## maple
==> flow/design.v (excerpt) <==
module axis_uart_v1_0 #(
	parameter integer BAUD_PRESCALER = 10,	 
	parameter integer PARITY = 0, 			 
	parameter integer BYTE_SIZE = 8, 		 
	parameter integer STOP_BITS = 0, 		 
	parameter integer FIFO_DEPTH = 16,		 
	parameter integer FLOW_CONTROL = 1,		 
	parameter integer DYNAMIC_CONFIG = 1	 
)
(
	input wire aclk,
	input wire aresetn,
	input wire [23:0]s_axis_config_tdata,	 
	input wire s_axis_config_tvalid,
	output wire s_axis_config_tready,
	input wire [15:0]s_axis_tdata,
	input wire s_axis_tvalid,
	output wire s_axis_tready,
	output wire [15:0]m_axis_tdata,
	output wire m_axis_tuser,				 
	output wire m_axis_tvalid,
	input wire m_axis_tready,
	output wire tx,
	input wire rx,
	output wire rts,						 
	input wire cts							 
);
Size in the first run: about 2,900 cells after synthesis, ~750 flip-flops, ~69 I/O pins, ~36,000 um^2 of cells after synthesis.
clock: 8.0 ns
lec_check: 0
cap_margin: 20
core_margin: 2
core_utilization: 40
slew_margin: 20
run.sh (not shown) runs the stock make flow with config.mk's settings and CLKGATE_MAP_FILE=.
### maple -> cedar
Settings: CTS_CLUSTER_SIZE now 33, previously not set; CTS_CLUSTER_DIAMETER now 331, previously not set; CORE_UTILIZATION now 67, was 40; the clock period (ns, I/O delays scaled along) now 6.48, was 8.0.
Clock network contribution to total cell area ends up higher on maple. Max number of non-clock buffers in the layout across cedar and maple: cedar. The lower total power of cedar and maple is in cedar. Looking at last element of the critical path, the m_axis_tuser result is from maple; the m_axis_tdata[9] one comes from cedar. Side by side, standard cell area after detailed placement turned out lower in cedar than in maple. Initial antenna violation count in cedar is 4 below maple.
For ember, these inputs were changed with respect to cedar:
Settings: CORE_UTILIZATION changed from 67 to 56; CTS_CLUSTER_SIZE removed (was 33); CTS_CLUSTER_DIAMETER removed (was 331); the clock period (ns, I/O delays scaled along) changed from 6.48 to 3.22.
--- outcome ---
- cedar ended up with dfxtp_4 as its highest-delay cell along the critical path; ember ended up with mux4_2.
- ember against cedar; pin count of the biggest net entering global routing is down by more than a quarter.
- As far as register area is concerned, cedar and ember perform about the same.
- [compare] base=cedar new=ember: post-route cell area went up by 3700 um^2; proportion of cell area occupied by registers went down; total die size higher.
- ember finished all stages; however, its layout fails the closing checks, the failures being negative setup slack.
### ember -> violet
Settings: changing CORE_UTILIZATION from 56 to 64; changing the clock period (ns, I/O delays scaled along) from 3.22 to 4.05.
Findings:
- Min portion of the clock cycle consumed by the worst path in the final layout across ember and violet: violet
- Changes observed in violet relative to ember: combinational power share went down, non-clock buffer count -about 35%, synthesized area comparable.
- End point of the critical path = m_axis_tdata[7]: violet; end point of the critical path = m_axis_tdata[13]: ember
- violet: no failed stages, no open violations at the end
- Cmp ember and violet / routed wire length / higher: ember
Here is what was changed in the inputs of garnet compared with violet.
Settings: putting SETUP_SLACK_MARGIN at 1.56 where nothing was set; putting MAX_ROUTING_LAYER at met4 where nothing was set; swapping 64 for 66 in CORE_UTILIZATION; swapping 4.05 for 6.48 in the clock period (ns, I/O delays scaled along).
==> results <==
In the flow results for violet and garnet, the clock-buffer cell count is smaller on violet. Relative to violet, the total met3 wirelength after detailed routing of garnet is higher by about 14%. Between violet and garnet, post-route worst setup slack is lower for violet, garnet comes in above that. garnet vs violet on worst-case vdd ir drop: garnet is the lower one. On detailed-routed wire length on met2, the lower figure sits with violet, not garnet. Compared with violet, total design power in garnet decreased by more than a quarter. Between violet and garnet, the non-clock buffer count is higher for violet. garnet vs violet — maximum fanout along the worst path dropped by more than a quarter. Of violet and garnet, the run reporting the higher number of well taps was violet. On layout overhead on the synthesized area: between violet and garnet, it ends up lower for garnet. Relative to violet, the final cell area reported for garnet is lower.


## run A
Starting RTL as in the previous note.
clock: 9.81 ns
lec_check: 0
abc_area: 1
cap_margin: 0
cell_pad_in_sites_global_placement: 0
core_aspect_ratio: 0.56
core_margin: 2
core_utilization: 42
gpl_routability_driven: 1
max_routing_layer: met5
place_density_lb_addon: 0.3
slew_margin: 20
For run B, these inputs were changed with respect to run A:
# run A
export LEC_CHECK = 0
export ABC_AREA = 1
export CAP_MARGIN = 0
export CELL_PAD_IN_SITES_GLOBAL_PLACEMENT = 0
export CORE_ASPECT_RATIO = 0.56
export CORE_MARGIN = 2
export CORE_UTILIZATION = 42
export GPL_ROUTABILITY_DRIVEN = 1
export MAX_ROUTING_LAYER = met5
export PLACE_DENSITY_LB_ADDON = 0.3
export SLEW_MARGIN = 20
create_clock -name core_clock -period 9.81 [get_ports {aclk}]
# run B
export LEC_CHECK = 0
export ABC_AREA = 1
export CAP_MARGIN = 20
export CORE_MARGIN = 2
export CORE_UTILIZATION = 72
export CTS_CLUSTER_DIAMETER = 362
export SLEW_MARGIN = 20
create_clock -name core_clock -period 3.22 [get_ports {aclk}]
## What came out
met1 track demand over resource was lower in the run labelled run A.
Number of clock buffers inserted by TritonCTS (lower): run A
Taking run A as the reference point, the final hold slack of run B falls by 0.0074 ns.
Delta (run B minus run A): layout-stage area growth over the synthesis result went up; setup slack lower.
For run C, these inputs were changed with respect to run B:
# run B
export LEC_CHECK = 0
export ABC_AREA = 1
export CAP_MARGIN = 20
export CORE_MARGIN = 2
export CORE_UTILIZATION = 72
export CTS_CLUSTER_DIAMETER = 362
export SLEW_MARGIN = 20
create_clock -name core_clock -period 3.22 [get_ports {aclk}]
# run C
export LEC_CHECK = 0
export CAP_MARGIN = 20
export CORE_MARGIN = 2
export CORE_UTILIZATION = 40
export SLEW_MARGIN = 20
create_clock -name core_clock -period 9.21 [get_ports {aclk}]
[summary]
Run B ended up with m_axis_tuser as its critical path capture point; run C ended up with m_axis_tdata[9].
Run C — share of the cycle needed by the critical path after routing 35 points lower, run B as reference
Worst IR drop on VDD in run C is 69% lower than in run B
The total wire length in run B is 1.10 times that in run C.
The non-filler instance count after layout number comes out higher for run B vs run C.
Cell area (higher): run C
Looking at run C and run B, the area growth from synthesis to final layout is a wash.
Post-detailed-route via-to-cell ratio (run B / run C): 1.16
On switching part of the total power: run C sits below run B.
Setup changes, run C to run D
# run C
export LEC_CHECK = 0
export CAP_MARGIN = 20
export CORE_MARGIN = 2
export CORE_UTILIZATION = 40
export SLEW_MARGIN = 20
create_clock -name core_clock -period 9.21 [get_ports {aclk}]
# run D
export LEC_CHECK = 0
export CAP_MARGIN = 20
export CORE_MARGIN = 2
export CORE_UTILIZATION = 64
export SLEW_MARGIN = 20
create_clock -name core_clock -period 6.48 [get_ports {aclk}]
==> comparison <==
Changes observed in run D relative to run C: placeable core region lower, final routed wirelength across all metal layers lower, worst setup slack lower. Reg-to-reg setup timing slack in run D vs run C: down 2.85 ns. Between run D and run C, the power drawn by the clock network is lower for run C. Taking run D over run C, the count of fill cells added during filler insertion ratio works out to 0.48.


Starting RTL as in the previous note.
Design axis_uart_v1_0, start of the top module:
module axis_uart_v1_0 #(
	parameter integer BAUD_PRESCALER = 10,	 
	parameter integer PARITY = 0, 			 
	parameter integer BYTE_SIZE = 8, 		 
	parameter integer STOP_BITS = 0, 		 
	parameter integer FIFO_DEPTH = 16,		 
	parameter integer FLOW_CONTROL = 1,		 
	parameter integer DYNAMIC_CONFIG = 1	 
)
(
	input wire aclk,
	input wire aresetn,
	input wire [23:0]s_axis_config_tdata,	 
	input wire s_axis_config_tvalid,
	output wire s_axis_config_tready,
	input wire [15:0]s_axis_tdata,
	input wire s_axis_tvalid,
	output wire s_axis_tready,
	output wire [15:0]m_axis_tdata,
	output wire m_axis_tuser,				 
	output wire m_axis_tvalid,
	input wire m_axis_tready,
	output wire tx,
	input wire rx,
	output wire rts,						 
	input wire cts							 
);
wire s_axis_config_tx_tready;
wire s_axis_config_rx_tready;
assign s_axis_config_tready = (DYNAMIC_CONFIG) ? s_axis_config_tx_tready & s_axis_config_rx_tready : 1'b0;
uart_tx #(
	.BAUD_PRESCALER(BAUD_PRESCALER),
	.PARITY(PARITY),
	.BYTE_SIZE(BYTE_SIZE),
	.STOP_BITS(STOP_BITS),
	.FIFO_DEPTH(FIFO_DEPTH)
) uart_tx_inst (
	.aclk(aclk),
	.aresetn(aresetn),
	.s_axis_config_tdata(s_axis_config_tdata),
  ...
clock: 4.15 ns
lec_check: 0
abc_area: 0
cap_margin: 20
cell_pad_in_sites_detail_placement: 2
core_aspect_ratio: 0.86
core_margin: 10
core_utilization: 40
gpl_routability_driven: 0
hold_slack_margin: 0.07
max_routing_layer: met4
min_routing_layer: met2
place_density_lb_addon: 0.14
slew_margin: 20
Next try:
==> flow/config.mk (replaced) <==
export PLATFORM = sky130hd
export DESIGN_NAME = axis_uart_v1_0
export DESIGN_NICKNAME = axis_uart_v1_0
export VERILOG_FILES = /design/flow/design.v
export SDC_FILE = /design/flow/constraint.sdc
export NUM_CORES = 4
export LEC_CHECK = 0
export CAP_MARGIN = 20
export CORE_MARGIN = 2
export CORE_UTILIZATION = 40
export SLEW_MARGIN = 20
==> flow/constraint.sdc (replaced) <==
create_clock -name core_clock -period 5.79 [get_ports {aclk}]
set_input_delay 1.1580 -clock core_clock [delete_from_list [all_inputs] [get_ports {aclk}]]
set_output_delay 1.1580 -clock core_clock [all_outputs]
set_load 0.01 [all_outputs]
=>
- total power goes down by 33%
- worst hold slack gains 0.071 ns
- cell count goes down by about 2.4%
- worst setup slack gains 0.86 ns
- utilization goes down by 0.87 points
- die size goes down by about 10%
Next try:
--- a/flow/config.mk
+++ b/flow/config.mk
@@ -10 +10,3 @@
-export CORE_UTILIZATION = 40
+export CORE_UTILIZATION = 67
+export CTS_CLUSTER_DIAMETER = 331
+export CTS_CLUSTER_SIZE = 32
==> flow/constraint.sdc (replaced) <==
create_clock -name core_clock -period 6.48 [get_ports {aclk}]
set_input_delay 1.2960 -clock core_clock [delete_from_list [all_inputs] [get_ports {aclk}]]
set_output_delay 1.2960 -clock core_clock [all_outputs]
set_load 0.01 [all_outputs]
Result: Worst setup slack gains 0.48 ns; synthesized cell count does not change; wire length decreases by a few percent.
Next try:
--- a/flow/config.mk
+++ b/flow/config.mk
@@ -10,3 +10,2 @@
-export CORE_UTILIZATION = 67
-export CTS_CLUSTER_DIAMETER = 331
-export CTS_CLUSTER_SIZE = 32
+export CORE_UTILIZATION = 63
+export MAX_ROUTING_LAYER = met4
==> flow/constraint.sdc (replaced) <==
create_clock -name core_clock -period 8.0 [get_ports {aclk}]
set_input_delay 1.6000 -clock core_clock [delete_from_list [all_inputs] [get_ports {aclk}]]
set_output_delay 1.6000 -clock core_clock [all_outputs]
set_load 0.01 [all_outputs]
=>
- clock power rose by 62%
- first-iteration DRC count fell by 25%
- combinational power fell by 19%
- hold slack loses 0.032 ns
- non-clock buffer count fell by 8
- area after synthesis is unchanged
- global-route usage fell by 0.28 points
Next try:
--- a/flow/config.mk
+++ b/flow/config.mk
@@ -10 +10 @@
-export CORE_UTILIZATION = 63
+export CORE_UTILIZATION = 40
@@ -11,0 +12 @@
+export PLACE_DENSITY_LB_ADDON = 0.14
Result: Die area is higher by 56%. Non-clock buffer count is lower by 9. Wire length is higher by about 6%.
Next try:
--- a/flow/config.mk
+++ b/flow/config.mk
@@ -10,3 +10 @@
-export CORE_UTILIZATION = 40
-export MAX_ROUTING_LAYER = met4
-export PLACE_DENSITY_LB_ADDON = 0.14
+export CORE_UTILIZATION = 41
==> flow/constraint.sdc (replaced) <==
create_clock -name core_clock -period 5.79 [get_ports {aclk}]
set_input_delay 1.1580 -clock core_clock [delete_from_list [all_inputs] [get_ports {aclk}]]
set_output_delay 1.1580 -clock core_clock [all_outputs]
set_load 0.01 [all_outputs]
Result:
- The new run completed with no timing, DRC or antenna violations
- core utilization went up by 1.1 points
- critical path depth does not change
- clock power went up by 41%
- register-to-register slack is worse by 2.3 ns
Power and IR drop assume default switching activity.
